Design CONV, start of the top module:
module CONV(
	input			clk,               
	input			reset,             
	output reg		busy,	            
	input			ready,	            
	output reg[11:0]	iaddr,            
	input signed[19:0]	idata,            
	output reg 	     cwr,              
	output reg[11:0] 	caddr_wr,         
	output reg[19:0] 	cdata_wr,         
	output reg	 crd,               
	output reg[11:0]	caddr_rd,         
	input	[19:0]		cdata_rd,         
	output reg[2:0] 	csel              
);
parameter signed bias = 40'h0013100000;    
parameter signed K0_0 = 20'h0A89E;         
parameter signed K0_1 = 20'h092D5;         
parameter signed K0_2 = 20'h06D43;         
parameter signed K0_3 = 20'h01004;         
parameter signed K0_4 = 20'hF8F71;         
parameter signed K0_5 = 20'hF6E54;         
parameter signed K0_6 = 20'hFA6D7;         
parameter signed K0_7 = 20'hFC834;         
parameter signed K0_8 = 20'hFAC19;         
parameter IDLE       = 3'd0;    
parameter READ_CONV  = 3'd1;    
parameter WRITE_L0   = 3'd2;    
parameter DELAY1     = 3'd3;    
parameter READ_L0    = 3'd4;    
parameter WRITE_L1   = 3'd5;    
parameter DELAY2     = 3'd6;    
parameter FINISH     = 3'd7;    
reg [5:0] x, y, L1_x, L1_y;             
reg [3:0] counter_kdata, counter_kaddr;   
reg [2:0] counter_layer1;	            
reg [2:0] current_state, next_state;    
reg signed [19:0] Kernel;               
reg signed [39:0] conv_sum;             
  ...
For scale: roughly 2900 cells after synthesis, ~110 I/O pins, roughly 0.026 mm² of cells after synthesis.
export LEC_CHECK = 0
export CAP_MARGIN = 20
export CORE_MARGIN = 2
export CORE_UTILIZATION = 70
export CTS_CLUSTER_SIZE = 37
export HOLD_SLACK_MARGIN = -0.08
export SETUP_SLACK_MARGIN = 1.97
export SLEW_MARGIN = 20
create_clock -name core_clock -period 6.62 [get_ports {clk}]
run.sh (not shown) runs the stock make flow with config.mk's settings and CLKGATE_MAP_FILE=.
The starting point produced a layout that fails on setup timing.
Change:
Settings changed: CTS_CLUSTER_SIZE 37 to unset, HOLD_SLACK_MARGIN -0.08 to -0.1, SETUP_SLACK_MARGIN 1.97 to 1.6.
Clock period 6.62 ns to 5.58 ns, I/O delays scaled along.
Result:
- The new run completed, yet does not pass: setup timing
- die area is unchanged
- clock skew decreases by 0.0052 ns
- utilization rises by 1.9 points
- first-iteration DRC count grows by 43%
Change:
Settings changed: CORE_UTILIZATION 70 to 30, HOLD_SLACK_MARGIN -0.1 to unset, SETUP_SLACK_MARGIN 1.6 to unset.
Clock period 5.58 ns to 8.79 ns, I/O delays scaled along.
This time the run finished with timing, DRC and antenna clean.
Maximum frequency climbs by a few percent.
Hold slack stays flat.
Wire length drops by a quarter to a third.
Change:
Settings changed: CORE_UTILIZATION 30 to 64, CTS_CLUSTER_SIZE set to 97.
Setup slack got worse by 0.24 ns.
Design area goes down by 2.7%.
Clock-buffer cell count is unchanged.
Change:
Settings changed: CORE_UTILIZATION 64 to 65, CTS_CLUSTER_SIZE 97 to unset.
Clock period 8.79 ns to 5.58 ns, I/O delays scaled along.
Now the flow finished but fails on setup timing.
Power grows by about 90%.
Sequential power rises by 47%.
Via count is higher by 9.4%.
Final cell count increases by about 9%.
Flip-flop count is unchanged.
Core utilization went up by 9.5 points.
Final area goes up by 13%.
Clock skew came out higher by 0.0047 ns.
Routed wire length went up by 14%.


Starting RTL as in the previous note.
clock: 8.63 ns
lec_check: 0
cap_margin: 40
core_aspect_ratio: 0.9
core_margin: 8
core_utilization: 51
cts_cluster_diameter: 241
cts_cluster_size: 99
gpl_routability_driven: 0
gpl_timing_driven: 1
max_routing_layer: met5
min_routing_layer: met2
place_density: 0.51
setup_slack_margin: 2.16
slew_margin: 30
tns_end_percent: 5
Edit:
CAP_MARGIN = 20   (was 40)
CORE_UTILIZATION = 22   (was 51)
CTS_CLUSTER_DIAMETER = not set   (was 241)
CTS_CLUSTER_SIZE = not set   (was 99)
GPL_TIMING_DRIVEN = not set   (was 1)
MAX_ROUTING_LAYER = met4   (was met5)
MIN_ROUTING_LAYER = not set   (was met2)
SETUP_SLACK_MARGIN = 0.3   (was 2.16)
SLEW_MARGIN = 20   (was 30)
Outcome: Via count falls by a quarter to a third. Global-route usage drops by 27 points. Non-clock buffer count shrinks by 61. Worst setup slack got worse by 0.18 ns.
Edit:
CORE_ASPECT_RATIO = 0.5   (was 0.9)
CORE_UTILIZATION = 58   (was 22)
CTS_CLUSTER_DIAMETER = 306   (was not set)
CTS_CLUSTER_SIZE = 98   (was not set)
PLACE_DENSITY = 0.4   (was 0.51)
Outcome: The changed run finished clean; clock skew increases by 0.0046 ns; global-route usage goes up by 15 points; sequential share of layout area came out higher by 0.74 points; final area shrinks by 4.6%; first-iteration DRC count came out higher by 34%; total power fell by 0.58%; non-clock buffer count shrinks by 5; die size drops by 60%; wire length fell by 10%; clock-buffer cell count does not change.


Starting RTL as in the previous note.
Design CONV, start of the top module:
module CONV(
	input			clk,               
	input			reset,             
	output reg		busy,	            
	input			ready,	            
	output reg[11:0]	iaddr,            
	input signed[19:0]	idata,            
	output reg 	     cwr,              
	output reg[11:0] 	caddr_wr,         
	output reg[19:0] 	cdata_wr,         
	output reg	 crd,               
	output reg[11:0]	caddr_rd,         
	input	[19:0]		cdata_rd,         
	output reg[2:0] 	csel              
);
==> flow/config.mk <==
export PLATFORM = sky130hd
export DESIGN_NAME = CONV
export DESIGN_NICKNAME = CONV
export VERILOG_FILES = /design/flow/design.v
export SDC_FILE = /design/flow/constraint.sdc
export NUM_CORES = 4
export LEC_CHECK = 0
export ABC_AREA = 1
export CAP_MARGIN = 20
export CORE_MARGIN = 2
export CORE_UTILIZATION = 72
export CTS_CLUSTER_SIZE = 100
export PLACE_DENSITY = 0.42
export SLEW_MARGIN = 20
export TNS_END_PERCENT = 30
==> flow/constraint.sdc <==
create_clock -name core_clock -period 4.73 [get_ports {clk}]
set_input_delay 0.9460 -clock core_clock [delete_from_list [all_inputs] [get_ports {clk}]]
set_output_delay 0.9460 -clock core_clock [all_outputs]
set_load 0.01 [all_outputs]
The baseline ended with an error in 5_1_grt with GRT-0116.
Rerun with:
ABC_AREA = not set   (was 1)
CORE_UTILIZATION = 52   (was 72)
CTS_CLUSTER_SIZE = not set   (was 100)
PLACE_DENSITY = not set   (was 0.42)
TNS_END_PERCENT = not set   (was 30)
clock period = 6.44 ns   (was 4.73 ns; I/O delays follow)
This time the run finished but failed the layout checks on negative setup slack.
Die area went up by 32%.
Synthesized cell count went down by 18%.
Synthesized area went down by 4.1%.
Rerun with:
CORE_UTILIZATION = 65   (was 52)
clock period = 6.6 ns   (was 6.44 ns; I/O delays follow)
Outcome: The new run completed and failed the layout checks on negative setup slack; core utilization came out higher by 16 points; setup slack gains 0.044 ns; critical path depth came out lower by 3; combinational power came out higher by about 1%; global-route usage came out higher by 7.8 points; design area stays flat; count of clock-buffer cells in the layout came out higher by 2; area after synthesis stays the same; cell count came out lower by about 3.3%; wire length came out higher by about 7%.
Power is estimated from default activity; no workload was simulated.
